$ cat flow/config.mk
export PLATFORM = sky130hd
export DESIGN_NAME = sa_top
export DESIGN_NICKNAME = sa_top
export VERILOG_FILES = /design/flow/design.v
export SDC_FILE = /design/flow/constraint.sdc
export NUM_CORES = 4
export LEC_CHECK = 0
export ABC_AREA = 0
export CAP_MARGIN = 20
export CORE_MARGIN = 2
export CORE_UTILIZATION = 72
export CTS_CLUSTER_DIAMETER = 356
export PLACE_DENSITY = 0.6
export SETUP_SLACK_MARGIN = -0.17
export SLEW_MARGIN = 20
export TNS_END_PERCENT = 5
$ cat flow/constraint.sdc
create_clock -name core_clock -period 3.23 [get_ports {clk_i}]
set_input_delay 0.6460 -clock core_clock [delete_from_list [all_inputs] [get_ports {clk_i}]]
set_output_delay 0.6460 -clock core_clock [all_outputs]
set_load 0.01 [all_outputs]
$ cat flow/design.v
module n_delay #(
    parameter  int unsigned Latency    = 1,
    parameter  int unsigned Width      = 8,
    localparam int unsigned LatencyMin = Latency == 0 ? 1 : Latency
) (
    input  logic                        clk_i,
    input  logic                        en_i,
    input  logic                        rst_ni,
    input  logic [           Width-1:0] data_i,
    output logic [           Width-1:0] data_o,
    output logic [LatencyMin*Width-1:0] buffer_o
);
  logic [(Latency+1)-1:0][Width-1:0] buffer_temp;
  assign buffer_temp[0] = data_i;
  assign data_o = buffer_temp[(Latency+1)-1];
  for (genvar n = 0; n < Latency; n++) begin : gen_buffer
    always_ff @(posedge clk_i)
      if (!rst_ni) buffer_temp[n+1] <= '0;
      else if (en_i) buffer_temp[n+1] <= buffer_temp[n];
  end
  if (Latency == 0) assign buffer_o = data_i;
  else if (Latency == 1) assign buffer_o = buffer_temp[0];
  else assign buffer_o = buffer_temp[Latency-1:0];
endmodule
(* use_dsp = "yes" *)
module integer_multiplier #(
    parameter  int unsigned WidthX  = 4,
    parameter  int unsigned WidthK  = 8,
    parameter  int unsigned Latency = 1,
    localparam int unsigned WidthY  = WidthX + WidthK
) (
    input  logic                     clk_i,
    input  logic                     rst_ni,
    input  logic                     en_i,
    input  logic signed [WidthX-1:0] x_i,
    input  logic signed [WidthK-1:0] k_i,
    output logic signed [WidthY-1:0] y_o
);
  logic signed [WidthY-1:0] temp_mul;
  always_ff @(posedge clk_i)
    if (!rst_ni) temp_mul <= '0;
    else if (en_i) temp_mul <= $signed(x_i) * $signed(k_i);
  n_delay #(
      .Latency(Latency - 1),
      .Width  (WidthY)
  ) i_mac_delay (
      .clk_i   (clk_i),
      .en_i    (en_i),
      .rst_ni  (rst_ni),
      .data_i  (temp_mul),
      .data_o  (y_o),
      .buffer_o()
  );
endmodule
(* use_dsp = "yes" *)
module minifloat_multiplier #(
    parameter  int unsigned ExpWidthX   = 4,
    parameter  int unsigned ExpWidthK   = 4,
    parameter  int unsigned ManWidthX   = 3,
    parameter  int unsigned ManWidthK   = 3,
    parameter  int unsigned Latency     = 1,
    localparam int unsigned WidthX      = 1 + ExpWidthX + ManWidthX,
    localparam int unsigned WidthK      = 1 + ExpWidthK + ManWidthK,
    localparam int unsigned ManWidthMax = ((ManWidthX > ManWidthK) ? ManWidthX : ManWidthK),
    localparam int unsigned ExpWidthMax = ((ExpWidthX > ExpWidthK) ? ExpWidthX : ExpWidthK),
    localparam int unsigned WidthY      = 2 * (ManWidthMax + (2 ** ExpWidthMax))
) (
    input  logic                     clk_i,
    input  logic                     rst_ni,
    input  logic                     en_i,
    input  logic        [WidthX-1:0] x_i,
    input  logic        [WidthK-1:0] k_i,
    output logic signed [WidthY-1:0] y_o
);
  logic sign_x, sign_k;
  logic [ExpWidthX-1:0] exp_x;
  logic [ExpWidthK-1:0] exp_k;
  logic [ManWidthX-1:0] man_x;
  logic [ManWidthK-1:0] man_k;
  logic norm_x, norm_k;
  logic [(ManWidthX+1)-1:0] ext_man_x;   
  logic [(ManWidthK+1)-1:0] ext_man_k;   
  logic signed [(ManWidthX-1)+2:0] signed_man_x;   
  logic signed [(ManWidthK-1)+2:0] signed_man_k;   
  logic signed [WidthY-1:0] fixed_product;
  always_comb begin
    {sign_x, exp_x, man_x} = x_i;
    {sign_k, exp_k, man_k} = k_i;
    {norm_x, norm_k} = {|exp_x, |exp_k};
    ext_man_x = {norm_x, man_x};   
    ext_man_k = {norm_k, man_k};   
    signed_man_x = sign_x ? -ext_man_x : ext_man_x;   
    signed_man_k = sign_k ? -ext_man_k : ext_man_k;   
    fixed_product = ($signed(signed_man_x) * $signed(signed_man_k)) <<
        ($unsigned({1'b0, exp_x} + {1'b0, exp_k}) - $unsigned(norm_x) - $unsigned(norm_k));
  end
  logic signed [WidthY-1:0] temp_mul;
  always_ff @(posedge clk_i) begin
    if (!rst_ni) temp_mul <= '0;
    else if (en_i) temp_mul <= fixed_product;
  end
  n_delay #(
      .Latency(Latency - 1),
      .Width  (WidthY)
  ) i_mac_delay (
      .clk_i   (clk_i),
      .en_i    (en_i),
      .rst_ni  (rst_ni),
      .data_i  (temp_mul),
      .data_o  (y_o),
      .buffer_o()
  );
endmodule
module acc #(
    parameter int unsigned WidthX  = 4,
    parameter int unsigned WidthY  = 16,
    parameter int unsigned Latency = 1
) (
    input  logic                     clk_i,
    input  logic                     rst_ni,
    input  logic                     en_i,
    input  logic                     x_valid_i,
    input  logic                     first_i,
    input  logic signed [WidthX-1:0] x_i,
    output logic signed [WidthY-1:0] y_o
);
  logic signed [WidthY-1:0] temp_acc;
  always_ff @(posedge clk_i)
    if (!rst_ni) temp_acc <= '0;
    else if (en_i && x_valid_i) begin
      temp_acc <= WidthY'($signed(x_i)) + $signed(first_i ? WidthY'(0) : temp_acc);
    end
  n_delay #(
      .Latency(Latency - 1),
      .Width  (WidthY)
  ) i_mac_delay (
      .clk_i   (clk_i),
      .en_i    (en_i),
      .rst_ni  (rst_ni),
      .data_i  (temp_acc),
      .data_o  (y_o),
      .buffer_o()
  );
endmodule
module tri_buffer #(
    parameter int unsigned Width = 8,
    parameter int unsigned Size  = 4
) (
    input  logic                       clk_i,
    input  logic                       rst_ni,
    input  logic                       en_i,
    input  logic [Size-1:0][Width-1:0] x_i,
    output logic [Size-1:0][Width-1:0] y_o
);
  logic signed [Size-1:0][Size-1:0][Width-1:0] buffer;  
  assign buffer[0] = x_i;   
  for (genvar row = 1; row < Size; row++) begin : gen_row   
    for (genvar col = row; col < Size; col++) begin : gen_col   
      always_ff @(posedge clk_i)
        if (!rst_ni) buffer[row][col] <= 0;
        else if (en_i) buffer[row][col] <= buffer[row-1][col];
    end
  end
  for (genvar col = 0; col < Size; col++) begin : gen_output   
    assign y_o[col] = buffer[col][col];   
  end
endmodule
module axis_sa #(
    parameter int unsigned LatencyMul = 1,
    parameter int unsigned LatencyAcc = 1,
    parameter int unsigned Rows = 4,
    parameter int unsigned Cols = 8,
    parameter int unsigned WidthY = 16,   
    parameter int unsigned MacType = 0,   
    parameter int unsigned WidthX = 4,
    parameter int unsigned WidthK = 8,
    parameter int unsigned ExpWidthX = 4,
    parameter int unsigned ExpWidthK = 4,
    parameter int unsigned ManWidthX = 3,
    parameter int unsigned ManWidthK = 3,
    parameter int unsigned WidthM = WidthX + WidthK,   
    localparam int unsigned FpWidthX = 1 + ExpWidthX + ManWidthX,
    localparam int unsigned FpWidthK = 1 + ExpWidthK + ManWidthK,
    localparam int unsigned ManWidthMax = ((ManWidthX > ManWidthK) ? ManWidthX : ManWidthK),
    localparam int unsigned ExpWidthMax = ((ExpWidthX > ExpWidthK) ? ExpWidthX : ExpWidthK),
    localparam int unsigned FpWidthM = 2 * (ManWidthMax + (2 ** ExpWidthMax)),
    localparam int unsigned DiagLen = (Rows + Cols) - 1,
    localparam int unsigned ActualWidthX = (MacType == 0) ? WidthX : FpWidthX,
    localparam int unsigned ActualWidthK = (MacType == 0) ? WidthK : FpWidthK,
    localparam int unsigned ActualWidthM = (MacType == 0) ? WidthY : FpWidthM
) (
    input  logic                              clk_i,
    input  logic                              rst_ni,
    input  logic                              s_valid_i,
    input  logic                              s_last_i,
    input  logic                              m_ready_i,
    output logic                              s_ready_o,
    output logic                              m_valid_o,
    output logic                              m_last_o,
    input  logic [Rows-1:0][ActualWidthX-1:0] sx_data_i,
    input  logic [Cols-1:0][ActualWidthK-1:0] sk_data_i,
    output logic [Rows-1:0][      WidthY-1:0] m_data_o
);
  logic en_mac, en_shift;
  logic [Rows-1:0][ActualWidthX-1:0] xi_delayed;
  logic [Cols-1:0][ActualWidthK-1:0] ki_delayed, sk_reversed;
  logic [Rows-1:0][Cols-1:0][ActualWidthX-1:0] xi;
  logic [Rows-1:0][Cols-1:0][ActualWidthK-1:0] ki;
  logic [Rows-1:0][Cols-1:0][ActualWidthM-1:0] mo;
  logic [Rows-1:0][Cols-1:0][WidthY-1:0] ao, ro;
  logic [DiagLen-1:0] r_valid, r_last, r_copy, r_clear, conflict, a_valid, m_first;
  logic [LatencyMul+LatencyAcc+DiagLen-1:0] valid, vlast;
  assign en_mac   = !(|conflict);  
  assign en_shift = r_valid[DiagLen-1] && m_ready_i;   
  logic busy, s_fire;
  assign s_ready_o = en_mac && !busy;
  assign s_fire = s_valid_i && s_ready_o;
  always_ff @(posedge clk_i)
    if (!rst_ni) busy <= 1'b0;
    else if (s_fire && s_last_i) busy <= 1'b1;
    else if (m_valid_o && m_ready_i && m_last_o) busy <= 1'b0;
  for (genvar c = 0; c < Cols; c++) assign sk_reversed[c] = sk_data_i[Cols-1-c];
  tri_buffer #(
      .Width(ActualWidthX),
      .Size (Rows)
  ) i_tri_x (
      .clk_i (clk_i),
      .rst_ni(rst_ni),
      .en_i  (en_mac),
      .x_i   (sx_data_i),
      .y_o   (xi_delayed)
  );
  tri_buffer #(
      .Width(ActualWidthK),
      .Size (Cols)
  ) i_tri_k (
      .clk_i (clk_i),
      .rst_ni(rst_ni),
      .en_i  (en_mac),
      .x_i   (sk_reversed),
      .y_o   (ki_delayed)
  );
  n_delay #(
      .Latency(LatencyMul + LatencyAcc + DiagLen),
      .Width  (1)
  ) i_valid (
      .clk_i   (clk_i),
      .en_i    (en_mac),
      .rst_ni  (rst_ni),
      .data_i  (s_valid_i && !busy),
      .data_o  (),
      .buffer_o(valid)
  );
  n_delay #(
      .Latency(LatencyMul + LatencyAcc + DiagLen),
      .Width  (1)
  ) i_vlast (
      .clk_i   (clk_i),
      .en_i    (en_mac),
      .rst_ni  (rst_ni),
      .data_i  (s_valid_i && !busy && s_last_i),
      .data_o  (),
      .buffer_o(vlast)
  );
  for (genvar r = 0; r < Rows; r++) begin
    for (genvar c = 0; c < Cols; c++) begin
      if (c == 0) assign xi[r][c] = xi_delayed[r];
      else   
        always_ff @(posedge clk_i)
          if (!rst_ni) xi[r][c] <= '0;
          else if (en_mac) xi[r][c] <= xi[r][c-1];
      if (r == 0) assign ki[r][c] = ki_delayed[c];
      else   
        always_ff @(posedge clk_i)
          if (!rst_ni) ki[r][c] <= '0;
          else if (en_mac) ki[r][c] <= ki[r-1][c];
    end
  end
  for (genvar r = 0; r < Rows; r++) begin : MR
    for (genvar c = 0; c < Cols; c++) begin : MC
      if (MacType == 0) begin
        logic signed [WidthM-1:0] mul_y;
        assign mo[r][c] = ActualWidthM'(mul_y);
        integer_multiplier #(
            .WidthX (WidthX),
            .WidthK (WidthK),
            .Latency(LatencyMul)
        ) MUL (
            .clk_i (clk_i),
            .rst_ni(rst_ni),
            .en_i  (en_mac),
            .x_i   (xi[r][c]),
            .k_i   (ki[r][c]),
            .y_o   (mul_y)
        );
      end else begin
        minifloat_multiplier #(
            .ExpWidthX(ExpWidthX),
            .ExpWidthK(ExpWidthK),
            .ManWidthX(ManWidthX),
            .ManWidthK(ManWidthK),
            .Latency  (LatencyMul)
        ) MUL (
            .clk_i (clk_i),
            .rst_ni(rst_ni),
            .en_i  (en_mac),
            .x_i   (xi[r][c]),
            .k_i   (ki[r][c]),
            .y_o   (mo[r][c])
        );
      end
    end
  end
  for (genvar d = 0; d < DiagLen; d++) begin
    always_ff @(posedge clk_i)
      if (!rst_ni) m_first[d] <= 1'b1;
      else if (valid[LatencyMul+d]) m_first[d] <= vlast[LatencyMul+d];
  end
  for (genvar r = 0; r < Rows; r++) begin : AR
    for (genvar c = 0; c < Cols; c++) begin : AC
      localparam d = (r + c);
      acc #(
          .WidthX (ActualWidthM),
          .WidthY (WidthY),
          .Latency(LatencyAcc)
      ) ACC (
          .clk_i    (clk_i),
          .rst_ni   (rst_ni),
          .en_i     (en_mac),
          .x_valid_i(valid[LatencyMul+d]),
          .first_i  (m_first[d]),
          .x_i      (mo[r][c]),
          .y_o      (ao[r][c])
      );
    end
  end
  for (genvar d = 0; d < DiagLen; d++) begin
    if (d == 0) assign r_last[0] = r_valid[0];
    else
      always_ff @(posedge clk_i)
        if (!rst_ni) r_last[d] <= 0;
        else if (en_shift)
          if ((d >= (Cols - 1)) && m_last_o)
            r_last[d] <= 0;   
          else r_last[d] <= r_last[d-1];   
    always_ff @(posedge clk_i)
      if (!rst_ni) a_valid[d] <= 0;
      else if (en_mac) a_valid[d] <= vlast[LatencyMul+LatencyAcc+d-1];
    assign conflict [d] = a_valid[d]  &&  r_valid[d];  
    assign r_copy   [d] = a_valid[d]  && !r_valid[d];  
    assign r_clear[d] = en_shift && r_last[d];   
    always_ff @(posedge clk_i)
      if (!rst_ni) r_valid[d] <= 0;
      else if ((d >= (Cols - 1)) && en_shift && m_last_o)
        r_valid[d] <= 0;   
      else if (r_copy[d]) r_valid[d] <= 1;
      else if (r_clear[d]) r_valid[d] <= 0;
  end
  for (genvar r = 0; r < Rows; r++) begin
    for (genvar c = 0; c < Cols; c++) begin
      if (c == 0) begin
        always_ff @(posedge clk_i)
          if (!rst_ni) ro[r][0] <= '0;
          else if (r_copy[(r + 0)]) ro[r][0] <= ao[r][0];
      end else begin
        always_ff @(posedge clk_i)
          if (!rst_ni) ro[r][c] <= '0;
          else if (r_copy[(r + c)]) ro[r][c] <= ao[r][c];
          else if (en_shift) ro[r][c] <= ro[r][c-1];
      end
    end
  end
  assign m_valid_o = r_valid[DiagLen-1];
  assign m_last_o  = r_last[Cols-1];
  for (genvar r = 0; r < Rows; r++) assign m_data_o[r] = ro[r][Cols-1];
endmodule
module sa_top (
    input  logic          clk_i,
    input  logic          rst_ni,
    input  logic          s_valid_i,
    input  logic          s_last_i,
    input  logic          m_ready_i,
    output logic          s_ready_o,
    output logic          m_valid_o,
    output logic          m_last_o,
    input  logic [ 15:0]  sx_data_i,
    input  logic [ 63:0]  sk_data_i,
    output logic [ 63:0]  m_data_o
);
  axis_sa #(
      .LatencyMul(1),
      .LatencyAcc(1),
      .Rows      (4),
      .Cols      (8),
      .WidthY    (16),
      .MacType   (0),
      .WidthX    (4),
      .WidthK    (8)
  ) i_sa (
      .clk_i    (clk_i),
      .rst_ni   (rst_ni),
      .s_valid_i(s_valid_i),
      .s_last_i (s_last_i),
      .m_ready_i(m_ready_i),
      .s_ready_o(s_ready_o),
      .m_valid_o(m_valid_o),
      .m_last_o (m_last_o),
      .sx_data_i(sx_data_i),
      .sk_data_i(sk_data_i),
      .m_data_o (m_data_o)
  );
endmodule
$ cat flow/run.sh
#!/bin/bash
# the make line also repeats each setting of config.mk as NAME=value (left out here)
make -C /OpenROAD-flow-scripts/flow DESIGN_CONFIG=/design/flow/config.mk WORK_HOME=/design/flow/orfs CLKGATE_MAP_FILE= finish
==> GITHUB_STEP_SUMMARY, run 1 <==
## Implementation flow summary

| Metric | Value |
|---|---|
| SO Faults | `negative setup slack` |
| GRT Util Overall | `about 39%` |
| Yosys simple share | `23.4%` |
| Worst path slowest cell | `fa_1` |
| Slew Viols, Final | `0` |
| Logic area | `85200 µm²` |
| CTS Hold Buffers Added | `0` |
| Worst Tran Pin Value | `0.979 ns` |
| Vias/cell | `about 6.1` |
| Register Area | `a little over 40000 µm²` |
| Total CTS buffers | `roughly 210` |
| First DRT Iteration DRCs | `10900` |
| Crit path time final | `~3.9 ns` |
| WS Path Type | `reg2reg` |
| IO Port Bufs | `between 150 and 200` |
| Tool Warnings | `50` |
| CTS clk-pin slew, worst paths | `0.06 ns` |
| Net switching power | `12.8 mW` |
| Site Rows | `between 150 and 200` |
| Reg2reg start | `i_sa.ki[136]` |
| Grt total ovfl | `0` |
| Filler instances | `about 12000` |
| Critical hold path startpoint | `rst_ni` |
| Worst Hold End | `i_sa.AR[1].AC[2].ACC.temp_acc[11]` |
| Die width | `between 400 and 500 µm` |
| Via count | `~120k` |
| RePlAce Congestion | `about 0.96` |
| Post-Route WL | `~370000 µm` |
| Register bit count reported by yosys | `between 2000 and 2500` |
| Post-Synthesis Cells | `around 16000` |
| Comb pwr share | `under 10%` |
| Power Sequential | `between 20 and 30 mW` |
| Largest net degree at the start of global routing | `131` |
| Top cells by area, synth | `dfxtp_1, ha_1, nand2_1` |
| Yosys warns | `9` |
| Synth cell types | `84` |
| Final worst slack | `-0.641 ns` |
| Period Utilization, post-route | `120%` |
| Startpoint class of the critical path | `register` |
| Vias in the first global route | `117000` |
| WP buf/inv | `2` |
| Routed len/inst | `slightly below 20 µm` |
| Mux share | `less than 1%` |
| Top cell area share | `a little under a third` |
| Slew HR | `a little over a third` |
| Total iterations of the first detailed-routing run | `9` |
| Crit path top cell by count | `fa_1` |
| Critical path arrival | `around 4.6 ns` |
| CP Capture Type | `register` |
| Synth top cell by count | `nand2_1` |
| Xor+xnor area frac | `under 10%` |
| Clk_skew | `0.0307 ns` |
| CTS root buf | `clkbuf_16` |
| Internal power | `41.1 mW` |
| First-pass GRT wire length | `between 500000 and 600000 µm` |
| Pwr dens | `about 360 nW/µm²` |
| Avg Cell Area, Syn | `8.06 µm²` |
| Die Size | `between 150000 and 200000 µm²` |
| Setup crit end | `i_sa.MR[2].MC[1].genblk1.MUL.temp_mul[11]` |
| Endpoints failing setup | `~160` |
| Commonest flop | `dfxtp_1` |
| Seq pwr share | `a little under half` |
| Routed Antenna Nets | `0` |
| Netlist Area Pre-Place | `131000 µm²` |
| Worst Path Required | `approximately 4.0 ns` |
| Area grow syn2layout | `13.3%` |
| Total of max-cap violations | `0` |
| Combinational power | `about 3.3 mW` |
| Max IR drop VDD | `approximately 0.52 mV` |
| Yosys chip area | `~130000 µm²` |
| TritonCTS clock tree | `done` |
| Sequential share of the synthesized area | `between 30% and 40%` |
| Number of enable flip-flop cells | `0` |
| Reg2reg end | `i_sa.MR[2].MC[1].genblk1.MUL.temp_mul[11]` |
| Slowest Stage Delay on Critical Path | `0.53 ns` |
| Leakage power | `around 63 nW` |
| FMAX | `about 260 MHz` |
| CTS H-tree lvls | `4` |
| Clock Sink Count | `just over 2000` |
| Outcome | `failed layout checks` |
| FP Core Util | `between 70% and 80%` |
| Yosys Instances | `16300` |
| Total power draw | `roughly 54 mW` |
| Area leader, netlist | `dfxtp_1` |
| Finished Core Util | `between 80 and 90%` |
| Critical-path maximum fanout | `2` |
| Commonest cells in the netlist | `nand2_1, dfxtp_1, a21oi_1` |
| Final nets | `18400` |
| Max clock buf depth | `3` |
| Reg2reg setup slack | `-0.64 ns` |
| RSZ-0062 raised after global routing | `true` |
| Core area | `181000 µm²` |
| Die Ht | `approximately 430 µm` |
| CP cell instances | `nand2b_4 -> fa_1 -> fa_1 -> inv_1 -> fa_1 -> ha_2 -> inv_2 -> fa_2 -> nor2b_1 -> o21ai_1 -> a21boi_1 -> o21ai_1 -> a21oi_2 -> o21a_1 -> or3_1 -> a311oi_1` |
| Antenna violations before repair | `6` |
| Levels on crit path | `16` |
| Worst R2R Path Depth | `16` |
| Late-Pin Clk Latency | `0.87 ns` |
| Clk power | `about 25 mW` |
| Fa+ha+maj area frac | `between 10% and 20%` |
| Clock share of power | `a little under half` |
| Nets at Floorplan | `~18000` |
| Ports | `152` |
| Residual DRC | `0` |
| Asr flop ratio synth | `0%` |
| Final Hold Viols | `0` |
| Sw Share | `a little under a quarter` |
| Comb area leader | `simple AND/OR/NAND/NOR gates` |
| Worst hold path cell count | `2` |
| Hold Crit Class | `in2reg` |
| Largest power group | `sequential cells` |
| HPWL after DPL | `~270000 µm` |
| CP startpoint | `i_sa.ki[136]` |
| Top cell family by delay on the critical path | `adder cells` |
| Complex Gates by Area | `between 10% and 20%` |
-- final cells by class --
type                    count  area share (%)
well taps                2370            2.00
flip-flops and latches   2013            27.2
repair buffers           1124            6.66
clock inverters            76           0.618
multi-input cells       12500            57.4
inverters                 782            1.98
diodes                      3         0.00506
clock buffers             305            4.19
-- routing by layer --
| metal | vias to the layer above | share of wire [%] | track usage [%] |
|---|---|---|---|
| met3 | 1133 | 7.4 | 5.87 |
| met4 | 10 | 6.0 | 21.3 |
| met2 | 4739 | 47 | 66.0 |
| li1 | 55300 | - | - |
| met1 | 56500 | 39 | 48.3 |
| met5 | - | 0.017 | 0 |
-- per-stage QoR --
stage	setup slack [ns]	cells	instance area [µm²]	setup TNS, ns	hold slack (ns)
2_1_floorplan	-0.621	16300	131000	-41.24	0.432
3_3_place_gp	-1.29	18800	140000	-47.46	0.437
3_5_place_dp	-1.19	18800	140000	-64.15	0.444
4_1_cts	-0.721	19100	148000	-42.76	0.189
5_1_grt	-0.821	19100	148000	-69.59	0.198
6_report	-0.641	19100	148000	-42.08	0.235
-- what timing repair did --
item	4_1_cts	5_1_grt
endpoints found under the setup margin	148	160
cloned	0	0
pin swaps	161	105
setup buffers	5	8
gates resized	227	162
==> run 2, diff against run 1 <==
Settings changed: ABC_AREA 0 to default, CAP_MARGIN 20 to 5, CTS_CLUSTER_DIAMETER 356 to default, CTS_CLUSTER_SIZE from default to 41, PLACE_DENSITY 0.6 to default, SETUP_SLACK_MARGIN -0.17 to -0.14, TNS_END_PERCENT 5 to default.
Clock period 3.23 ns to 3.56 ns, I/O delays scaled along.
==> GITHUB_STEP_SUMMARY, run 2 <==
## Implementation flow summary

| Metric | Value |
|---|---|
| Outcome | `failed layout checks` |
| SO Faults | `negative setup slack` |
| Via count | `117000` |
| Register Area | `around 40000 µm²` |
| Seq pwr share | `a little under half` |
| CTS clk-pin slew, worst paths | `0.06 ns` |
| Net switching power | `about 12 mW` |
| Avg Cell Area, Syn | `about 8.1 µm²` |
| Filler instances | `~12000` |
| Vias/cell | `roughly 6` |
| RSZ-0062 raised after global routing | `true` |
| Ports | `152` |
| Total CTS buffers | `around 210` |
| Slew Viols, Final | `0` |
| Comb pwr share | `roughly 6.0%` |
| Core area | `around 180000 µm²` |
| Sw Share | `between 20% and 30%` |
| CTS H-tree lvls | `4` |
| FMAX | `257 MHz` |
| Cell area after placement | `around 140000 µm²` |
| Total iterations of the first detailed-routing run | `9` |
| Commonest cells in the netlist | `nand2_1, dfxtp_1, a21oi_1` |
| Worst R2R Path Depth | `16` |
| Reg2reg start | `i_sa.xi[69]` |
| Die width | `between 400 and 500 µm` |
| Complex Gates by Area | `roughly 16%` |
| Design area | `around 150000 µm²` |
| Synth top cell by count | `nand2_1` |
| Crit path time final | `3.89 ns` |
| Setup crit end | `i_sa.MR[2].MC[1].genblk1.MUL.temp_mul[11]` |
| RePlAce Congestion | `0.952` |
| Synth cell types | `~84` |
| Vias in the first global route | `114000` |
| Final nets | `around 18000` |
| Endpoints failing setup | `70` |
| CP cell instances | `nand2_1 -> fa_1 -> fa_1 -> inv_2 -> fa_1 -> ha_2 -> inv_2 -> fa_2 -> nor2b_1 -> o21ai_1 -> a21boi_1 -> o21ai_2 -> a21oi_2 -> o21a_1 -> or3_1 -> a311oi_2` |
| Antenna violations before repair | `8` |
| CP Capture Type | `register` |
| Worst Hold End | `i_sa.m_first[4]` |
| Asr flop ratio synth | `0%` |
| Site Rows | `~160` |
| Clk_skew | `0.0315 ns` |
| Critical path arrival | `around 4.7 ns` |
| Largest power group | `sequential cells` |
| CP startpoint | `i_sa.xi[69]` |
| CTS root buf | `clkbuf_16` |
| DP Cell Count | `approximately 19000` |
| Register bit count reported by yosys | `between 2000 and 2500` |
| Yosys Instances | `16300` |
| Largest net degree at the start of global routing | `roughly 140` |
| Slowest Stage Delay on Critical Path | `about 0.52 ns` |
| Routed len/inst | `slightly below 20 µm` |
| Internal power | `37.4 mW` |
| Pwr dens | `approximately 330 nW/µm²` |
| HPWL after DPL | `around 270000 µm` |
| Routed Antenna Nets | `0` |
| WP buf/inv | `2` |
| Total of max-cap violations | `0` |
| Post-Synthesis Cells | `about 16000` |
| Top cell area share | `a little under a third` |
| Pre-CTS WS | `-1.05 ns` |
| Commonest flop | `dfxtp_1` |
| Comb area leader | `simple AND/OR/NAND/NOR gates` |
| Max IR drop VDD | `0.449 mV` |
| Worst Path Required | `between 4 and 5 ns` |
| Power Sequential | `about 23 mW` |
| Die Size | `~190000 µm²` |
| Yosys warns | `9` |
| Clock share of power | `between 40% and 50%` |
| Area grow syn2layout | `12.2%` |
| Xor+xnor area frac | `~4.2%` |
| Nets at Floorplan | `around 18000` |
| Die Ht | `431 µm` |
| IO Port Bufs | `151` |
| Period Utilization, post-route | `109%` |
| Residual DRC | `0` |
| Tool Warnings | `about 53` |
| Yosys chip area | `roughly 130000 µm²` |
| WS Path Type | `reg2reg` |
| Critical-path maximum fanout | `3` |
| Final Hold Viols | `0` |
| Clk power | `between 20 and 25 mW` |
| Logic area | `85000 µm²` |
| Netlist Area Pre-Place | `about 130000 µm²` |
| Reg2reg setup slack | `-0.33 ns` |
| Levels on crit path | `16` |
| Non-filler instance count after layout | `about 19000` |
| Area leader, netlist | `dfxtp_1` |
| Yosys simple share | `a little under a quarter` |
| Combinational power | `2.93 mW` |
| Slew HR | `between 20% and 30%` |
| Final worst slack | `-0.331 ns` |
| Hold Crit Class | `in2reg` |
| GRT Util Overall | `a little under two fifths` |
| Mux share | `less than 1%` |
| Late-Pin Clk Latency | `around 0.89 ns` |
| Leakage power | `approximately 62 nW` |
| Finished Core Util | `81.3%` |
| First DRT Iteration DRCs | `between 10000 and 15000` |
| Top cells by area, synth | `dfxtp_1, ha_1, nand2_1` |
| Number of enable flip-flop cells | `0` |
| Fin Hold WS | `0.177 ns` |
| First-pass GRT wire length | `slightly below 600000 µm` |
| Startpoint class of the critical path | `register` |
| TritonCTS clock tree | `done` |
| FP Core Util | `between 70% and 80%` |
| Crit path top cell by count | `fa_1` |
| Critical hold path startpoint | `rst_ni` |
| Fa+ha+maj area frac | `approximately a fifth` |
| Grt total ovfl | `0` |
| Worst hold path cell count | `2` |
| Reg2reg end | `i_sa.MR[2].MC[1].genblk1.MUL.temp_mul[11]` |
| Top cell family by delay on the critical path | `adder cells` |
| Max clock buf depth | `3` |
| Clock Sink Count | `just over 2000` |
| Sequential share of the synthesized area | `just over 30%` |
| Worst Tran Pin Value | `1.11 ns` |
| Post-Route WL | `approximately 370000 µm` |
| Worst path slowest cell | `fa_1` |
==> run 2: per-layer routing <==
layer / track usage (%) / up-vias / part of all wire [%]
met4: 20.0 / 8 / 5.7
met2: 64.2 / 4552 / 47
li1: - / 55000 / -
met3: 5.23 / 1090 / 7.1
met5: 0 / - / 0.013
met1: 48.4 / 55900 / 40
==> run 2: final cells by class <==
| type | count | share of cell area [%] |
|---|---|---|
| multi-input cells | 12500 | 57.8 |
| flip-flops and latches | 2013 | 27.5 |
| repair buffers | 920 | 5.70 |
| clock buffers | 290 | 4.08 |
| well taps | 2370 | 2.02 |
| inverters | 782 | 2.00 |
| clock inverters | 97 | 0.844 |
| diodes | 4 | 0.00681 |
==> run 2: timing repair <==
action	4_1_cts	5_1_grt
pin swaps	177	240
setup endpoints to repair	35	112
buffers inserted	36	40
gates resized	65	273
hold buffers	0	0
==> run 2: stage by stage <==
step / power, mW / setup TNS, ns
after floorplan: 25.4 / -4.34
after global placement: 26.3 / -8.96
after detailed placement: 26.4 / -14.16
after CTS: 49.1 / -8.92
after global routing: 50.4 / -23.23
final: 49.1 / -7.77
==> run 3, diff against run 2 <==
Settings changed: ABC_AREA from default to 1, CAP_MARGIN 5 to 20, CORE_UTILIZATION 72 to 52, CTS_CLUSTER_SIZE 41 to default, GPL_ROUTABILITY_DRIVEN from default to 1, PLACE_DENSITY_LB_ADDON from default to 0.28, SETUP_SLACK_MARGIN -0.14 to 0.64, TNS_END_PERCENT from default to 100.
Clock period 3.56 ns to 5.2 ns, I/O delays scaled along.
==> GITHUB_STEP_SUMMARY, run 3 <==
## Implementation flow summary

| Metric | Value |
|---|---|
| Net switching power | `8.62 mW` |
| Period Utilization, post-route | `83.6%` |
| CTS Hold Buffers Added | `0` |
| Total CTS buffers | `approximately 220` |
| Pwr dens | `238 nW/µm²` |
| Area grow syn2layout | `8.09%` |
| First-pass GRT wire length | `603000 µm` |
| WS Path Type | `reg2out` |
| Yosys warns | `9` |
| Final Hold Viols | `0` |
| FMAX | `approximately 230 MHz` |
| Site Rows | `between 150 and 200` |
| Design area | `147000 µm²` |
| Outcome | `finished clean` |
| CP cell instances | `nand2_1 -> nand3_1 -> nor2_1 -> nand2_8 -> nor2_1 -> clkdlybuf4s50_1` |
| CP startpoint | `i_sa.i_vlast.buffer_temp[2]` |
| Logic area | `roughly 80000 µm²` |
| Hold Crit Class | `reg2reg` |
| Critical-path maximum fanout | `16` |
| Vias in the first global route | `~120k` |
| HPWL after DPL | `between 200000 and 300000 µm` |
| Worst Path Required | `between 4 and 5 ns` |
| Fin Hold WS | `roughly 0.45 ns` |
| WP buf/inv | `1` |
| Post-Route WL | `373000 µm` |
| Total power draw | `roughly 35 mW` |
| Levels on crit path | `6` |
| Yosys simple share | `21.2%` |
| Post-Synthesis Cells | `approximately 20000` |
| Largest net degree at the start of global routing | `about 180` |
| Sequential share of the synthesized area | `about 30%` |
| Fa+ha+maj area frac | `about a fifth` |
| CTS clk-pin slew, worst paths | `roughly 0.060 ns` |
| Die Size | `between 200000 and 300000 µm²` |
| DP Cell Count | `between 20000 and 25000` |
| Critical hold path startpoint | `i_sa.AR[3].AC[4].ACC.temp_acc[14]` |
| Setup TNS | `0 ns` |
| Routed Antenna Nets | `0` |
| Top cell area share | `between 20 and 30%` |
| Vias/cell | `5.36` |
| Register Area | `between 40000 and 50000 µm²` |
| Reg2reg end | `i_sa.MR[2].MC[0].genblk1.MUL.temp_mul[11]` |
| Leakage power | `between 70 and 80 nW` |
| Pre-CTS WS | `0.303 ns` |
| Late-Pin Clk Latency | `around 0.90 ns` |
| Worst R2R Path Depth | `17` |
| Slew Viols, Final | `0` |
| Total iterations of the first detailed-routing run | `9` |
| GRT Util Overall | `27.8%` |
| Top cells by area, synth | `dfxtp_1, nand2_1, ha_1` |
| Nets at Floorplan | `21400` |
| Clk power | `about 17 mW` |
| CTS H-tree lvls | `4` |
| Internal power | `roughly 26 mW` |
| Core area | `260000 µm²` |
| Commonest cells in the netlist | `nand2_1, inv_1, o21ai_0` |
| Clock Sink Count | `approximately 2000` |
| Die Ht | `515 µm` |
| Reg2reg setup slack | `1.09 ns` |
| Worst path slowest cell | `clkdlybuf4s50_1` |
| Final worst slack | `about 0.85 ns` |
| Filler instances | `between 20000 and 30000` |
| Yosys Instances | `between 15000 and 20000` |
| Reg2reg start | `i_sa.i_tri_x.buffer[43]` |
| Xor+xnor area frac | `2.59%` |
| Final nets | `21000` |
| Via count | `between 100k and 150k` |
| Netlist Area Pre-Place | `roughly 140000 µm²` |
| Crit path time final | `approximately 4.3 ns` |
| Setup crit end | `s_ready_o` |
| Area leader, netlist | `dfxtp_1` |
| Max IR drop VDD | `about 0.38 mV` |
| Max clock buf depth | `3` |
| Mux share | `0%` |
| Routed len/inst | `~16 µm` |
| Clk_skew | `0.0384 ns` |
| Worst hold path cell count | `2` |
| Power Sequential | `16.2 mW` |
| Combinational power | `~2.2 mW` |
| Clock share of power | `between 40 and 50%` |
| Commonest flop | `dfxtp_1` |
| Crit path top cell by count | `nor2_1` |
| Comb area leader | `simple AND/OR/NAND/NOR gates` |
| Seq pwr share | `between 40% and 50%` |
| IO Port Bufs | `approximately 150` |
| Antenna violations before repair | `10` |
| Yosys chip area | `136000 µm²` |
| Cell area after placement | `about 140000 µm²` |
| Number of enable flip-flop cells | `0` |
| Worst Hold End | `i_sa.ro[462]` |
| Synth top cell by count | `nand2_1` |
| TritonCTS clock tree | `done` |
| Synth cell types | `35` |
| RSZ-0062 raised after global routing | `false` |
| Grt total ovfl | `0` |
| Tool Warnings | `about 63` |
| CP Capture Type | `primary output` |
| Die width | `around 520 µm` |
| CTS root buf | `clkbuf_16` |
| Startpoint class of the critical path | `register` |
| Ports | `approximately 150` |
| Critical path arrival | `3.31 ns` |
| Endpoints failing setup | `0` |
| Worst Tran Pin Value | `1.09 ns` |
| Total of max-cap violations | `0` |
| Non-filler instance count after layout | `about 23000` |
| Register bit count reported by yosys | `2013` |
| First DRT Iteration DRCs | `~9400` |
| Slew HR | `a little over a quarter` |
| Avg Cell Area, Syn | `approximately 7 µm²` |
| Slowest Stage Delay on Critical Path | `around 0.58 ns` |
| Residual DRC | `0` |
| RePlAce Congestion | `0.921` |
| Top cell family by delay on the critical path | `simple AND/OR/NAND/NOR gates` |
| FP Core Util | `between 50% and 60%` |
| Largest power group | `clock` |
| Complex Gates by Area | `between 10% and 20%` |
| Finished Core Util | `a little under three fifths` |
| Comb pwr share | `between 6 and 7%` |
| Asr flop ratio synth | `0%` |
| Setup Fix Bufs, Post-CTS | `0` |
| Sw Share | `24.6%` |
==> run 3: final cells by class <==
type | instances | share of cell area [%]
Tap cell | 3402 | 2.90
Multi-Input combinational cell | 13800 | 55.1
Clock buffer | 294 | 4.18
Inverter | 2853 | 7.30
Clock inverter | 110 | 1.06
Sequential cell | 2013 | 27.4
Antenna cell | 2 | 0.00341
Timing Repair Buffer | 292 | 2.01
==> run 3: metal layers <==
layer	vias to the layer above	global-route usage, %	part of all wire, %	wire length (µm)
met5	-	0	0.022	82
met4	12	9.87	3.8	14100
met2	2915	46.5	46	172000
met3	592	3.24	5.4	20200
li1	61800	-	-	-
met1	56800	36.8	45	167000
==> run 3: repair_timing <==
item	4_1_cts	5_1_grt
endpoints found under the setup margin	1	0
hold endpoints to repair	0	0
gates resized	1	0
==> run 4, diff against run 3 <==
Settings changed: ABC_AREA 1 to default, CELL_PAD_IN_SITES_GLOBAL_PLACEMENT from default to 1, CORE_ASPECT_RATIO from default to 0.56, CORE_MARGIN 2 to 4, CORE_UTILIZATION 52 to 40, GPL_ROUTABILITY_DRIVEN 1 to default, HOLD_SLACK_MARGIN from default to -0.1, PLACE_DENSITY_LB_ADDON 0.28 to default, SETUP_SLACK_MARGIN 0.64 to default, TNS_END_PERCENT 100 to 35.
Clock period 5.2 ns to 3.25 ns, I/O delays scaled along.
==> GITHUB_STEP_SUMMARY, run 4 <==
## Implementation flow summary

| Metric | Value |
|---|---|
| Largest net degree at the start of global routing | `around 140` |
| Startpoint class of the critical path | `register` |
| Total CTS buffers | `approximately 220` |
| Final Hold Viols | `0` |
| Outcome | `failed layout checks` |
| Post-Synthesis Cells | `16300` |
| Final worst slack | `-0.621 ns` |
| Reg2reg setup slack | `-0.62 ns` |
| Sw Share | `about a quarter` |
| Critical path arrival | `4.68 ns` |
| Critical-path maximum fanout | `2` |
| Yosys warns | `9` |
| Finished Core Util | `48.7%` |
| Nets at Floorplan | `about 18000` |
| Die Ht | `roughly 440 µm` |
| Commonest cells in the netlist | `nand2_1, dfxtp_1, a21oi_1` |
| Reg2reg start | `i_sa.ki[152]` |
| RSZ-0062 raised after global routing | `true` |
| Complex Gates by Area | `16.2%` |
| Number of enable flip-flop cells | `0` |
| Worst Path Required | `between 4 and 5 ns` |
| Slowest Stage Delay on Critical Path | `0.49 ns` |
| Routed Antenna Nets | `0` |
| Worst path slowest cell | `fa_1` |
| Period Utilization, post-route | `119%` |
| Clock share of power | `a little under half` |
| Avg Cell Area, Syn | `8.06 µm²` |
| Top cells by area, synth | `dfxtp_1, ha_1, nand2_1` |
| CP cell instances | `nand2b_4 -> fa_1 -> fa_1 -> inv_1 -> fa_2 -> ha_4 -> inv_2 -> fa_2 -> nor2b_1 -> o21ai_1 -> a21boi_1 -> o21ai_1 -> a21boi_2 -> o21a_1 -> or3_1 -> a311oi_2` |
| Design area | `approximately 160000 µm²` |
| RePlAce Congestion | `between 0.8 and 0.9` |
| GRT Util Overall | `roughly 28%` |
| Vias/cell | `5.41` |
| Commonest flop | `dfxtp_1` |
| Clk_skew | `slightly below 0.08 ns` |
| DP Cell Count | `roughly 21000` |
| Total iterations of the first detailed-routing run | `6` |
| Grt total ovfl | `0` |
| Tool Warnings | `between 40 and 50` |
| Internal power | `between 40 and 50 mW` |
| Antenna violations before repair | `roughly 50` |
| Total power draw | `roughly 56 mW` |
| SO Faults | `negative setup slack` |
| Pwr dens | `about 360 nW/µm²` |
| Comb area leader | `simple AND/OR/NAND/NOR gates` |
| HPWL after DPL | `roughly 370000 µm` |
| Worst Tran Pin Value | `0.991 ns` |
| Total of max-cap violations | `0` |
| Net switching power | `approximately 14 mW` |
| CTS Hold Buffers Added | `0` |
| Die width | `approximately 770 µm` |
| WS Path Type | `reg2reg` |
| Register bit count reported by yosys | `2013` |
| FP Core Util | `around two fifths` |
| Slew HR | `33.9%` |
| Top cell family by delay on the critical path | `adder cells` |
| CTS H-tree lvls | `4` |
| Yosys Instances | `roughly 16000` |
| Non-filler instance count after layout | `between 20000 and 25000` |
| Site Rows | `~160` |
| CTS root buf | `clkbuf_16` |
| TritonCTS clock tree | `done` |
| CTS clk-pin slew, worst paths | `0.07 ns` |
| Vias in the first global route | `~110k` |
| Die Size | `~340000 µm²` |
| Residual DRC | `0` |
| Power Sequential | `~25 mW` |
| Comb pwr share | `7.5%` |
| Seq pwr share | `around 45%` |
| FMAX | `around 260 MHz` |
| Yosys simple share | `23.4%` |
| First DRT Iteration DRCs | `10000` |
| Synth cell types | `between 80 and 90` |
| Levels on crit path | `16` |
| CP startpoint | `i_sa.ki[152]` |
| WP buf/inv | `2` |
| Clk power | `roughly 27 mW` |
| Combinational power | `around 4.2 mW` |
| Routed len/inst | `about 22 µm` |
| Reg2reg end | `i_sa.MR[2].MC[3].genblk1.MUL.temp_mul[11]` |
| Asr flop ratio synth | `0%` |
| Endpoints failing setup | `about 170` |
| Yosys chip area | `131000 µm²` |
| Critical hold path startpoint | `rst_ni` |
| Cell area after placement | `about 150000 µm²` |
| Late-Pin Clk Latency | `between 0.9 and 1 ns` |
| Synth top cell by count | `nand2_1` |
| Max IR drop VDD | `around 0.42 mV` |
| Worst R2R Path Depth | `16` |
| Pre-CTS WS | `-1.35 ns` |
| Fa+ha+maj area frac | `between 10% and 20%` |
| Area grow syn2layout | `20.4%` |
| CP Capture Type | `register` |
| Ports | `approximately 150` |
| Leakage power | `roughly 67 nW` |
| Post-Route WL | `480000 µm` |
| Final nets | `between 15000 and 20000` |
| Worst Hold End | `i_sa.MR[2].MC[6].genblk1.MUL.temp_mul[10]` |
| Setup crit end | `i_sa.MR[2].MC[3].genblk1.MUL.temp_mul[11]` |
| Netlist Area Pre-Place | `~130000 µm²` |
| Sequential share of the synthesized area | `a little under a third` |
| Hold Crit Class | `in2reg` |
| Largest power group | `clock` |
| Clock Sink Count | `approximately 2000` |
| IO Port Bufs | `between 150 and 200` |
| Mux share | `less than 1%` |
| Via count | `~120k` |
| Top cell area share | `30.7%` |
| Core area | `324000 µm²` |
| Crit path time final | `3.87 ns` |
| First-pass GRT wire length | `around 720000 µm` |
| Area leader, netlist | `dfxtp_1` |
| Xor+xnor area frac | `under 10%` |
| Max clock buf depth | `4` |
| Slew Viols, Final | `0` |
| Worst hold path cell count | `3` |
## run 4: per-stage QoR
stage	TNS [ns]	hold slack, ns
2_1_floorplan	-22.84	0.422
3_3_place_gp	-55.54	0.442
3_5_place_dp	-62.04	0.447
4_1_cts	-47.85	0.0661
5_1_grt	-70.91	0.126
6_report	-41.11	0.126
## run 4: layer usage
metal / routed length, µm / vias up / global-route usage [%]
met5: 21 / - / 0
met4: 6000 / 4 / 3.61
met2: 165000 / 3185 / 33.5
met1: 267000 / 57200 / 47.5
li1: - / 56500 / -
met3: 41800 / 382 / 5.98
## run 4: area by class of cell
| type | instances | area (µm²) |
|---|---|---|
| Multi-Input combinational cell | 12500 | 87000 |
| Inverter | 782 | 2950 |
| Clock inverter | 92 | 1120 |
| Tap cell | 4345 | 5440 |
| Sequential cell | 2013 | 40600 |
| Timing Repair Buffer | 1670 | 14500 |
| Antenna cell | 4 | 10.0 |
| Fill cell | 31600 | 167000 |
| Clock buffer | 298 | 6290 |
## run 4: timing repair
action                                  in CTS  in global routing
buffers inserted                            92                 61
resized                                    348                421
pin swaps                                  285                295
endpoints found under the setup margin     188                268
hold endpoints to repair                     0                  0
==> run 5, diff against run 4 <==
Settings changed: CELL_PAD_IN_SITES_GLOBAL_PLACEMENT 1 to default, CORE_ASPECT_RATIO 0.56 to default, CORE_MARGIN 4 to 2, CORE_UTILIZATION 40 to 70, HOLD_SLACK_MARGIN -0.1 to default, PLACE_DENSITY from default to 0.6, TNS_END_PERCENT 35 to default.
Clock period 3.25 ns to 3.43 ns, I/O delays scaled along.
==> GITHUB_STEP_SUMMARY, run 5 <==
## Implementation flow summary

| Metric | Value |
|---|---|
| Outcome | `failed layout checks` |
| SO Faults | `negative setup slack` |
| Period Utilization, post-route | `116%` |
| Critical path arrival | `4.77 ns` |
| First DRT Iteration DRCs | `10400` |
| Routed Antenna Nets | `0` |
| Yosys warns | `9` |
| Levels on crit path | `16` |
| Largest net degree at the start of global routing | `slightly below 200` |
| Asr flop ratio synth | `0%` |
| CP Capture Type | `register` |
| Max clock buf depth | `3` |
| Max IR drop VDD | `approximately 0.43 mV` |
| Mux share | `less than 1%` |
| Top cell family by delay on the critical path | `adder cells` |
| Area grow syn2layout | `14.9%` |
| Residual DRC | `0` |
| CTS root buf | `clkbuf_16` |
| GRT Util Overall | `37.8%` |
| Slowest Stage Delay on Critical Path | `~0.52 ns` |
| Clk_skew | `0.0310 ns` |
| Post-Synthesis Cells | `approximately 16000` |
| Endpoints failing setup | `roughly 90` |
| Yosys simple share | `a little under a quarter` |
| Total iterations of the first detailed-routing run | `10` |
| Fa+ha+maj area frac | `just under 20%` |
| Crit path top cell by count | `fa_1` |
| Comb pwr share | `between 6 and 7%` |
| CP cell instances | `nand2b_4 -> fa_1 -> fa_1 -> inv_1 -> fa_1 -> ha_2 -> inv_2 -> fa_2 -> nor2b_1 -> o21ai_1 -> a21boi_1 -> o21ai_1 -> a21oi_2 -> o21a_1 -> or3_1 -> a311oi_1` |
| Pwr dens | `~340 nW/µm²` |
| CTS Hold Buffers Added | `0` |
| Setup crit end | `i_sa.MR[2].MC[0].genblk1.MUL.temp_mul[11]` |
| Slew Viols, Final | `0` |
| Tool Warnings | `about 52` |
| Seq pwr share | `between 40% and 50%` |
| Slew HR | `between 20% and 30%` |
| Vias/cell | `roughly 6.1` |
| Worst Hold End | `i_sa.m_first[4]` |
| Commonest cells in the netlist | `nand2_1, dfxtp_1, a21oi_1` |
| CTS H-tree lvls | `4` |
| Critical hold path startpoint | `rst_ni` |
| Clock Sink Count | `a little over 2000` |
| CTS clk-pin slew, worst paths | `around 0.060 ns` |
| Clock share of power | `approximately 47%` |
| Finished Core Util | `between 80% and 90%` |
| RSZ-0062 raised after global routing | `true` |
| Cell area after placement | `~140000 µm²` |
| Filler instances | `roughly 12000` |
| Worst Path Required | `between 4 and 5 ns` |
| Netlist Area Pre-Place | `approximately 130000 µm²` |
| Avg Cell Area, Syn | `between 8 and 9 µm²` |
| Site Rows | `approximately 160` |
| Die width | `roughly 440 µm` |
| Critical-path maximum fanout | `2` |
| WP buf/inv | `2` |
| RePlAce Congestion | `around 0.95` |
| Vias in the first global route | `116000` |
| Metal3 WL | `approximately 27000 µm` |
| Reg2reg setup slack | `-0.55 ns` |
| Design area | `around 150000 µm²` |
| Combinational power | `roughly 3.2 mW` |
| Top cell area share | `between 30% and 40%` |
| Net switching power | `12.3 mW` |
| Worst R2R Path Depth | `16` |
| First-pass GRT wire length | `between 500000 and 600000 µm` |
| Total of max-cap violations | `0` |
| Late-Pin Clk Latency | `roughly 0.88 ns` |
| Reg2reg end | `i_sa.MR[2].MC[0].genblk1.MUL.temp_mul[11]` |
| Worst Tran Pin Value | `roughly 1.1 ns` |
| Antenna violations before repair | `7` |
| Comb area leader | `simple AND/OR/NAND/NOR gates` |
| Synth cell types | `between 80 and 90` |
| Nets at Floorplan | `~18000` |
| Yosys Instances | `~16000` |
| Hold Crit Class | `in2reg` |
| Complex Gates by Area | `approximately 16%` |
| Die Ht | `437 µm` |
| Synth top cell by count | `nand2_1` |
| Total CTS buffers | `between 200 and 250` |
| Final worst slack | `-0.553 ns` |
| Clk power | `~24 mW` |
| Register bit count reported by yosys | `a little over 2000` |
| Core area | `between 150000 and 200000 µm²` |
| Area leader, netlist | `dfxtp_1` |
| CP startpoint | `i_sa.ki[128]` |
| Reg2reg start | `i_sa.ki[128]` |
| Xor+xnor area frac | `under 10%` |
| Worst path slowest cell | `fa_1` |
| Worst hold path cell count | `2` |
| Crit path time final | `3.98 ns` |
| Final Hold Viols | `0` |
| Top cells by area, synth | `dfxtp_1, ha_1, nand2_1` |
| TritonCTS clock tree | `done` |
| Sw Share | `23.7%` |
| Power Sequential | `24.0 mW` |
| Grt total ovfl | `0` |
| Total power draw | `51.7 mW` |
| IO Port Bufs | `approximately 150` |
| Yosys chip area | `131000 µm²` |
| FMAX | `251 MHz` |
| Uppermost layer routed | `met5` |
| HPWL after DPL | `269000 µm` |
| Largest power group | `clock` |
| Sequential share of the synthesized area | `30.7%` |
| M1 WL | `~150000 µm` |
| Post-Route WL | `~380000 µm` |
| Number of enable flip-flop cells | `0` |
| Via count | `between 100k and 150k` |
| Commonest flop | `dfxtp_1` |
| Routed len/inst | `between 15 and 20 µm` |
| Leakage power | `around 64 nW` |
| Ports | `around 150` |
| WL met2 | `around 180000 µm` |
| Internal power | `between 30 and 40 mW` |
| WS Path Type | `reg2reg` |
| Final nets | `roughly 18000` |
| Die Size | `191000 µm²` |
| Startpoint class of the critical path | `register` |
| FP Core Util | `70.5%` |
## run 5: metal layers
| layer | track usage [%] | up-vias |
|---|---|---|
| li1 | - | 55300 |
| met1 | 47.7 | 56600 |
| met2 | 63.3 | 4717 |
| met3 | 4.94 | 1166 |
| met4 | 20.0 | 10 |
| met5 | 0 | - |
## run 5: metrics by stage
stage	std cells	TNS, ns	hold WS (ns)	worst slack (ns)
4_1_cts	19200	-12.60	0.122	-0.414
6_report	19200	-16.24	0.174	-0.553
2_1_floorplan	16300	-6.56	0.425	-0.423
5_1_grt	19200	-30.76	0.163	-0.795
3_5_place_dp	18700	-23.72	0.436	-1.04
3_3_place_gp	18700	-15.17	0.438	-1.09
## run 5: area by class of cell
class	instances	area, µm²	area share (%)
antenna	3	7.51	0.00498
tap	2480	3100	2.06
clock inverter	105	1270	0.846
sequential	2013	40500	26.9
clock buffer	293	6170	4.09
inverter	782	2940	1.95
multi-input combinational	12500	87000	57.8
timing repair buffer	1072	9620	6.39
## run 5: repair_timing
action                     CTS  global route
gates resized              375           427
setup endpoints to repair  114           164
pin swaps                  339           433
buffers inserted            96           106
==> run 6, diff against run 5 <==
Settings changed: ABC_AREA from default to 1, CELL_PAD_IN_SITES_GLOBAL_PLACEMENT from default to 2, CORE_UTILIZATION 70 to 22, HOLD_SLACK_MARGIN from default to -0.01, SETUP_SLACK_MARGIN from default to 1.36.
Clock period 3.43 ns to 5.8 ns, I/O delays scaled along.
==> GITHUB_STEP_SUMMARY, run 6 <==
## Implementation flow summary

| Metric | Value |
|---|---|
| RePlAce Congestion | `just under 0.8` |
| Top cells by area, synth | `dfxtp_1, nand2_1, ha_1` |
| Max clock buf depth | `4` |
| Commonest flop | `dfxtp_1` |
| Total power draw | `approximately 35 mW` |
| Startpoint class of the critical path | `register` |
| Reg2reg end | `i_sa.MR[3].MC[7].genblk1.MUL.temp_mul[9]` |
| Yosys Instances | `19600` |
| Post-Route WL | `approximately 500000 µm` |
| Period Utilization, post-route | `between 70% and 80%` |
| Top cell area share | `just under 30%` |
| Largest net degree at the start of global routing | `173` |
| Net switching power | `roughly 9.0 mW` |
| Internal power | `around 26 mW` |
| FMAX | `between 200 and 250 MHz` |
| Levels on crit path | `6` |
| Yosys simple share | `a little over a fifth` |
| WS Path Type | `reg2out` |
| WP buf/inv | `1` |
| Synth cell types | `35` |
| Grt total ovfl | `0` |
| Slew HR | `about a fifth` |
| TritonCTS clock tree | `done` |
| Worst Hold End | `i_sa.ro[200]` |
| Ports | `between 150 and 200` |
| Die Size | `about 620000 µm²` |
| Core area | `615000 µm²` |
| Final nets | `21100` |
| Number of enable flip-flop cells | `0` |
| Worst path slowest cell | `clkdlybuf4s50_1` |
| Residual DRC | `0` |
| Clock Sink Count | `between 2000 and 2500` |
| HPWL after DPL | `~360000 µm` |
| Setup crit end | `s_ready_o` |
| Area grow syn2layout | `14.2%` |
| Setup TNS | `0 ns` |
| Largest power group | `clock` |
| Avg Cell Area, Syn | `6.92 µm²` |
| RSZ-0062 raised after global routing | `false` |
| Clk power | `18.4 mW` |
| CTS clk-pin slew, worst paths | `around 0.060 ns` |
| Routed Antenna Nets | `0` |
| Worst hold path cell count | `2` |
| CP Capture Type | `primary output` |
| CP startpoint | `i_sa.a_valid[2]` |
| Power Sequential | `about 15 mW` |
| Nets at Floorplan | `21400` |
| CP cell instances | `nand2_1 -> nand3_2 -> nor2_4 -> nand2_8 -> nor2_4 -> clkdlybuf4s50_1` |
| First-pass GRT wire length | `roughly 750000 µm` |
| Total of max-cap violations | `0` |
| Crit path time final | `between 4 and 5 ns` |
| Vias/cell | `4.33` |
| Die Ht | `around 800 µm` |
| Netlist Area Pre-Place | `136000 µm²` |
| Clk_skew | `0.0432 ns` |
| Commonest cells in the netlist | `nand2_1, inv_1, o21ai_0` |
| Outcome | `finished clean` |
| Die width | `790 µm` |
| Site Rows | `approximately 290` |
| Register bit count reported by yosys | `~2000` |
| Critical path arrival | `around 3.1 ns` |
| Synth top cell by count | `nand2_1` |
| Comb area leader | `simple AND/OR/NAND/NOR gates` |
| Crit path top cell by count | `nor2_4` |
| Area leader, netlist | `dfxtp_1` |
| Antenna violations before repair | `27` |
| Sw Share | `between 20% and 30%` |
| Fa+ha+maj area frac | `18.8%` |
| Top cell family by delay on the critical path | `simple AND/OR/NAND/NOR gates` |
| Combinational power | `between 2 and 2.5 mW` |
| Worst Tran Pin Value | `about 1.2 ns` |
| Mux share | `0%` |
| Yosys warns | `9` |
| Comb pwr share | `under 10%` |
| Reg2reg start | `i_sa.xi[127]` |
| Leakage power | `around 76 nW` |
| Hold Crit Class | `reg2reg` |
| Reg2reg setup slack | `approximately 1.7 ns` |
| CTS H-tree lvls | `5` |
| Endpoints failing setup | `0` |
| Max IR drop VDD | `~0.2 mV` |
| Late-Pin Clk Latency | `about 0.95 ns` |
| Yosys chip area | `about 140000 µm²` |
| CTS root buf | `clkbuf_16` |
| Worst Path Required | `about 4.6 ns` |
| Tool Warnings | `roughly 48` |
| FP Core Util | `between 20% and 30%` |
| Via count | `around 120k` |
| Clock share of power | `52.7%` |
| Total iterations of the first detailed-routing run | `5` |
| Complex Gates by Area | `16.9%` |
| Xor+xnor area frac | `approximately 2.6%` |
| Critical hold path startpoint | `i_sa.AR[1].AC[4].ACC.temp_acc[8]` |
| First DRT Iteration DRCs | `around 6400` |
| Total CTS buffers | `about 280` |
| Pwr dens | `between 200 and 250 nW/µm²` |
| IO Port Bufs | `roughly 150` |
| Slowest Stage Delay on Critical Path | `0.57 ns` |
| Post-Synthesis Cells | `between 15000 and 20000` |
| Seq pwr share | `between 40% and 50%` |
| Vias in the first global route | `~120k` |
| Worst R2R Path Depth | `16` |
| Routed len/inst | `between 15 and 20 µm` |
| Final Hold Viols | `0` |
| Sequential share of the synthesized area | `around 30%` |
| Critical-path maximum fanout | `14` |
| Slew Viols, Final | `0` |
| Asr flop ratio synth | `0%` |
| GRT Util Overall | `15.3%` |
run 6: area by class of cell:
class	instances	area, µm²
Clock buffer	388	8080
Tap cell	8120	10200
Clock inverter	110	1550
Multi-Input combinational cell	13800	81100
Fill cell	69200	460000
Antenna cell	9	22.5
Inverter	2853	10700
Sequential cell	2013	40300
Timing Repair Buffer	343	3300
run 6: layer usage:
metal / global-route usage (%) / vias to the layer above / wire length, µm
met4: 3.59 / 8 / 12100
met2: 24.8 / 1287 / 215000
met5: 0 / - / 50
li1: - / 62100 / -
met1: 21.9 / 56000 / 248000
met3: 1.50 / 477 / 13500
run 6: stage by stage:
stage | instances | setup slack (ns) | hold WS, ns | utilization, % | area, µm²
4_1_cts | 27700 | 1.40 | 0.436 | 25.2 | 155000
6_report | 27700 | 1.55 | 0.441 | 25.2 | 155000
3_5_place_dp | 27100 | 0.739 | 0.449 | 23.6 | 146000
2_1_floorplan | 19600 | 1.54 | 0.439 | - | 136000
3_3_place_gp | 27100 | 0.685 | 0.447 | 23.6 | 145000
5_1_grt | 27700 | 1.37 | 0.450 | 25.2 | 155000
run 6: timing repair:
item	in CTS	in global routing
gates resized	9	5
hold buffers	0	0
buffers inserted	3	0
pin swaps	3	0
gates cloned	2	0
setup endpoints to repair	28	7
==> run 7, diff against run 6 <==
Settings changed: ABC_AREA 1 to default, CELL_PAD_IN_SITES_GLOBAL_PLACEMENT 2 to default, CORE_UTILIZATION 22 to 40, HOLD_SLACK_MARGIN -0.01 to default, SETUP_SLACK_MARGIN 1.36 to default.
Clock period 5.8 ns to 4.2 ns, I/O delays scaled along.
==> GITHUB_STEP_SUMMARY, run 7 <==
## Implementation flow summary

| Metric | Value |
|---|---|
| Levels on crit path | `5` |
| Seq pwr share | `between 40% and 50%` |
| Vias in the first global route | `between 100k and 150k` |
| Commonest cells in the netlist | `nand2_1, dfxtp_1, a21oi_1` |
| Final nets | `about 18000` |
| Setup Fix Bufs, Post-CTS | `0` |
| Critical-path maximum fanout | `6` |
| Yosys warns | `9` |
| CTS Hold Buffers Added | `0` |
| Via count | `roughly 110k` |
| Setup crit end | `s_ready_o` |
| Filler instances | `about 33000` |
| Comb area leader | `simple AND/OR/NAND/NOR gates` |
| Reg2reg end | `i_sa.MR[0].MC[2].genblk1.MUL.temp_mul[11]` |
| HPWL after DPL | `about 270000 µm` |
| Slowest Stage Delay on Critical Path | `approximately 0.56 ns` |
| CP startpoint | `i_sa.a_valid[3]` |
| CTS root buf | `clkbuf_16` |
| Yosys simple share | `around a quarter` |
| Worst hold path cell count | `2` |
| FP Core Util | `40.1%` |
| RSZ-0062 raised after global routing | `true` |
| Largest power group | `clock` |
| Area leader, netlist | `dfxtp_1` |
| Hold Crit Class | `in2reg` |
| Clock Sink Count | `2013` |
| Fa+ha+maj area frac | `around 20%` |
| Die Size | `~330000 µm²` |
| TritonCTS clock tree | `done` |
| Register bit count reported by yosys | `2013` |
| CTS H-tree lvls | `4` |
| Power Sequential | `roughly 20 mW` |
| Comb pwr share | `5.3%` |
| Critical hold path startpoint | `rst_ni` |
| Mux share | `less than 1%` |
| Combinational power | `2.30 mW` |
| Sequential share of the synthesized area | `between 30% and 40%` |
| Xor+xnor area frac | `approximately 4.2%` |
| Yosys Instances | `~16000` |
| Die Ht | `576 µm` |
| Avg Cell Area, Syn | `between 8 and 9 µm²` |
| Antenna violations before repair | `8` |
| Yosys chip area | `approximately 130000 µm²` |
| Grt total ovfl | `0` |
| Die width | `a little under 600 µm` |
| FMAX | `around 250 MHz` |
| Reg2reg start | `i_sa.i_tri_k.buffer[144]` |
| CP Capture Type | `primary output` |
| Sw Share | `about 24%` |
| CP cell instances | `a22oi_1 -> nand2_1 -> or3_4 -> nor2_1 -> clkdlybuf4s50_1` |
| Worst Path Required | `about 3.4 ns` |
| Late-Pin Clk Latency | `around 0.95 ns` |
| Reg2reg setup slack | `approximately 0.20 ns` |
| RePlAce Congestion | `between 0.8 and 0.9` |
| Tool Warnings | `between 60 and 70` |
| Commonest flop | `dfxtp_1` |
| Total of max-cap violations | `0` |
| Total CTS buffers | `roughly 230` |
| CTS clk-pin slew, worst paths | `~0.060 ns` |
| Final Hold Viols | `0` |
| Synth cell types | `roughly 84` |
| Vias/cell | `~5.3` |
| Total iterations of the first detailed-routing run | `5` |
| Leakage power | `about 61 nW` |
| Internal power | `about 33 mW` |
| Startpoint class of the critical path | `register` |
| Slew Viols, Final | `0` |
| Residual DRC | `0` |
| Non-filler instance count after layout | `a little over 20000` |
| Post-Route WL | `360000 µm` |
| Worst Tran Pin Value | `between 1 and 1.5 ns` |
| Top cells by area, synth | `dfxtp_1, ha_1, nand2_1` |
| WS Path Type | `reg2out` |
| Post-Synthesis Cells | `between 15000 and 20000` |
| Worst R2R Path Depth | `15` |
| Resized Gates After CTS | `0` |
| Synth top cell by count | `nand2_1` |
| Outcome | `finished clean` |
| Final worst slack | `0.149 ns` |
| Slew HR | `a little under a third` |
| Endpoints failing setup | `0` |
| Net switching power | `10.3 mW` |
| Period Utilization, post-route | `96.4%` |
| Ports | `between 150 and 200` |
| Asr flop ratio synth | `0%` |
| Largest net degree at the start of global routing | `approximately 160` |
| Site Rows | `approximately 210` |
| IO Port Bufs | `roughly 150` |
| Clk power | `around 21 mW` |
| Clk_skew | `slightly above 0.1 ns` |
| Pre-CTS WS | `-0.677 ns` |
| Max IR drop VDD | `~0.35 mV` |
| Max clock buf depth | `4` |
| First-pass GRT wire length | `575000 µm` |
| Core area | `327000 µm²` |
| WP buf/inv | `1` |
| Number of enable flip-flop cells | `0` |
| Worst Hold End | `i_sa.m_first[9]` |
| Top cell area share | `between 30% and 40%` |
| Nets at Floorplan | `18000` |
| Netlist Area Pre-Place | `about 130000 µm²` |
| Routed len/inst | `~17 µm` |
| Worst path slowest cell | `clkdlybuf4s50_1` |
| Clock share of power | `49.1%` |
| Critical path arrival | `about 3.2 ns` |
| Area grow syn2layout | `11.4%` |
| Pwr dens | `~290 nW/µm²` |
| Crit path time final | `about 4.1 ns` |
| Top cell family by delay on the critical path | `simple AND/OR/NAND/NOR gates` |
| DP Cell Count | `20200` |
| GRT Util Overall | `between 20% and 30%` |
| First DRT Iteration DRCs | `roughly 7000` |
| Complex Gates by Area | `16.2%` |
| Routed Antenna Nets | `0` |
-- run 7: area by class of cell --
type	instances	area (µm²)	area share (%)
antenna	4	10.0	0.00685
clock buffer	327	6670	4.57
clock inverter	95	1250	0.855
inverter	782	2940	2.01
multi-input combinational	12500	83800	57.3
sequential	2013	40300	27.6
tap	4346	5440	3.72
timing repair buffer	612	5680	3.89
-- run 7: metal layers --
metal	global-route usage, %	share of wire [%]	up-vias
met2	34.0	44	1918
met5	0	0	-
met3	2.07	4.4	406
met4	4.83	2.3	0
met1	30.7	49	51700
li1	-	-	54500
-- run 7: through the flow --
step,area [µm²],power [mW],hold slack (ns),setup TNS [ns],util (%)
floorplan,131000,21.5,0.432,0,-
global placement,138000,22.3,0.438,-2.29,42.3
detailed placement,138000,22.3,0.442,-2.13,42.3
CTS,146000,43.5,0.240,0,44.7
global route,146000,44.5,0.276,-0.0821,44.7
finish,146000,43.0,0.302,0,44.7
No activity file was given, so power comes from the tool's default toggle rates.
